Design calculator, start of the top module:
module calculator #(parameter BCDdigits = 2,parameter cols_count=4,parameter rows_count=4)(
                                                                                          input clk,rst,start,
                                                                                          output [cols_count-1:0] cols,
                                                                                          input [rows_count-1:0] rows,
                                                                                          output reg [7:0] digit1,digit2,digit3,digit4,
                                                                                          output reg sign);
clock: 72.9 ns
lec_check: 0
cap_margin: 20
core_margin: 2
core_utilization: 71
cts_cluster_size: 39
hold_slack_margin: -0.1
setup_slack_margin: -1.08
slew_margin: 20
run.sh (not shown) runs the stock make flow with config.mk's settings and CLKGATE_MAP_FILE=.
The baseline produced a layout that fails on negative setup slack.
Next try:
--- a/flow/config.mk
+++ b/flow/config.mk
@@ -8,7 +8,4 @@
 export CAP_MARGIN = 20
 export CORE_MARGIN = 2
-export CORE_UTILIZATION = 71
-export CTS_CLUSTER_SIZE = 39
-export HOLD_SLACK_MARGIN = -0.1
-export SETUP_SLACK_MARGIN = -1.08
+export CORE_UTILIZATION = 40
 export SLEW_MARGIN = 20
==> flow/constraint.sdc (replaced) <==
create_clock -name core_clock -period 81.7 [get_ports {clk}]
set_input_delay 16.3400 -clock core_clock [delete_from_list [all_inputs] [get_ports {clk}]]
set_output_delay 16.3400 -clock core_clock [all_outputs]
set_load 0.01 [all_outputs]
The new run finished clean.
Hold slack is about the same.
Global-route usage went down by 17 points.
Synthesized area stays the same.
Routed wire length went down by 5.4%.
Cell count went up by 6.1%.
Design area went down by 4.1%.
First-iteration DRC count went down by 36%.
Via count went down by 8.2%.
Next try:
--- a/flow/config.mk
+++ b/flow/config.mk
@@ -6,6 +6,9 @@
 export NUM_CORES = 4
 export LEC_CHECK = 0
+export ABC_AREA = 1
 export CAP_MARGIN = 20
 export CORE_MARGIN = 2
-export CORE_UTILIZATION = 40
+export CORE_UTILIZATION = 72
+export CTS_CLUSTER_SIZE = 95
+export PLACE_DENSITY = 0.42
 export SLEW_MARGIN = 20
==> flow/constraint.sdc (replaced) <==
create_clock -name core_clock -period 76.4 [get_ports {clk}]
set_input_delay 15.2800 -clock core_clock [delete_from_list [all_inputs] [get_ports {clk}]]
set_output_delay 15.2800 -clock core_clock [all_outputs]
set_load 0.01 [all_outputs]
The new run finished with timing, DRC and antenna clean.
Fmax increases by 12%.
Design area increases by 5.0%.
Global-route usage goes up by 14 points.
Worst setup slack gets better by 2900 ps.
Worst hold slack got worse by 31 ps.
Wire length shrinks by 0.30%.
Utilization came out higher by 30 points.
Synthesized area increases by 15%.


## try-pepper
calculator again, from the RTL that the note above started with.
// calculator
module calculator #(parameter BCDdigits = 2,parameter cols_count=4,parameter rows_count=4)(
                                                                                          input clk,rst,start,
                                                                                          output [cols_count-1:0] cols,
                                                                                          input [rows_count-1:0] rows,
                                                                                          output reg [7:0] digit1,digit2,digit3,digit4,
                                                                                          output reg sign);
Settings: LEC_CHECK=0, ABC_AREA=0, CAP_MARGIN=20, CORE_MARGIN=2, CORE_UTILIZATION=72, CTS_CLUSTER_DIAMETER=244, CTS_CLUSTER_SIZE=98, PLACE_DENSITY=0.39, SLEW_MARGIN=20; clock period 58.4 ns.
Run status, try-pepper: aborted in detailed placement, error DPL-0038
The inputs of try-indigo differ from those of try-pepper as listed below.
- changing ABC_AREA from 0 to 1
- changing CTS_CLUSTER_DIAMETER from 244 to 399
- setting TNS_END_PERCENT to 40 for the first time
- changing CORE_UTILIZATION from 72 to 69
- changing the clock period (ns, I/O delays scaled along) from 58.4 to 45.4
[summary]
try-indigo vs try-pepper: yosys-reported design area after synthesis up
try-pepper → try-indigo: post-synthesis cell type count went down by 35%, post-synthesis instance total climbed 31%, chip area went up.
In the summary table, try-indigo is marked failed, with error DPL-0038 raised in clock tree synthesis.
Area after synthesis went up by more than 10% going from try-pepper to try-indigo.
Against try-pepper, try-indigo reports a effective utilization at floorplan that is lower.
try-indigo ended up with a higher post-synthesis cell count from yosys than try-pepper did.
Area share of and/or/nand/nor cells after synthesis delta for try-indigo relative to try-pepper: 17 points higher
Inputs modified between try-indigo and try-willow:
- swapping 69 for 68 in CORE_UTILIZATION
- clearing CTS_CLUSTER_DIAMETER, which used to be 399
- clearing CTS_CLUSTER_SIZE, which used to be 98
- clearing TNS_END_PERCENT, which used to be 40
- clearing ABC_AREA, which used to be 1
- clearing PLACE_DENSITY, which used to be 0.39
- swapping 45.4 for 85.1 in the clock period (ns, I/O delays scaled along)
### Flow results
No stage failed in try-willow, and the final checks on the layout all came back clean.
Cmp try-willow and try-indigo / vertical extent of the die / lower: try-willow
Re total cell area at the placement stage: try-willow is 34% down on try-indigo.
try-willow: final weighted congestion in routability-driven placement is 2.3% lower than what try-indigo reported.
Summary: synthesized area, try-willow better than try-indigo
Note that the synthesized cell count recorded for try-willow amounts to 0.76 times the value seen in try-indigo.
Against try-indigo, try-willow comes in 1514 lower on number of cells in Yosys stat.
## Diff of input files: try-sierra against try-willow
- putting PLACE_DENSITY at 0.39 where nothing was set
- swapping 68 for 69 in CORE_UTILIZATION
- putting ABC_AREA at 1 where nothing was set
- putting CTS_CLUSTER_SIZE at 98 where nothing was set
- swapping 85.1 for 58.4 in the clock period (ns, I/O delays scaled along)
### Flow results
try-willow: flow completed, timing, DRC and antenna clean. try-sierra ran to completion and came out clean on the timing, design-rule and antenna checks. Between try-willow and try-sierra, register-to-register slack is lower for try-sierra, try-willow comes in above that. Going from try-willow to try-sierra, number of filler instances in the final layout grew slightly. try-sierra vs. try-willow: yosys synthesis chip area went up by 15%.
Here is what was changed in the inputs of try-cedar compared with try-sierra.
- ABC_AREA: 1 -> unset
- PLACE_DENSITY: 0.39 -> unset
- CTS_CLUSTER_SIZE: 98 -> unset
- CORE_UTILIZATION: 69 -> 58
- the clock period (ns, I/O delays scaled along): 58.4 -> 69.7
==> results <==
- When the final numbers for try-cedar and try-sierra were put side by side, the register-to-register slack turned out to be smaller in try-cedar.
- Comparing first-pass GRT wire length for try-cedar and try-sierra, the smaller number came from try-sierra.
- try-cedar vs try-sierra, cell at the slowest stage of the critical path: or4b_4 vs fa_1
- Nothing crashed in try-cedar and all stages finished; the problem is that the final layout failed, the offending checks being negative setup slack.
- Comparing try-cedar and try-sierra, the higher cell count is on try-sierra.
- Delta (try-cedar minus try-sierra): number of DRC markers after the initial detailed-route iteration saw an increase; sum of routed wire length over all layers increased 10000 um; area added between synthesis and finish grew by 27 points.
- Of try-cedar and try-sierra, the higher post-route standard cell area excluding fillers belongs to try-cedar.
- Comparing multi-input combinational cell count for try-cedar and try-sierra, the smaller number came from try-cedar.
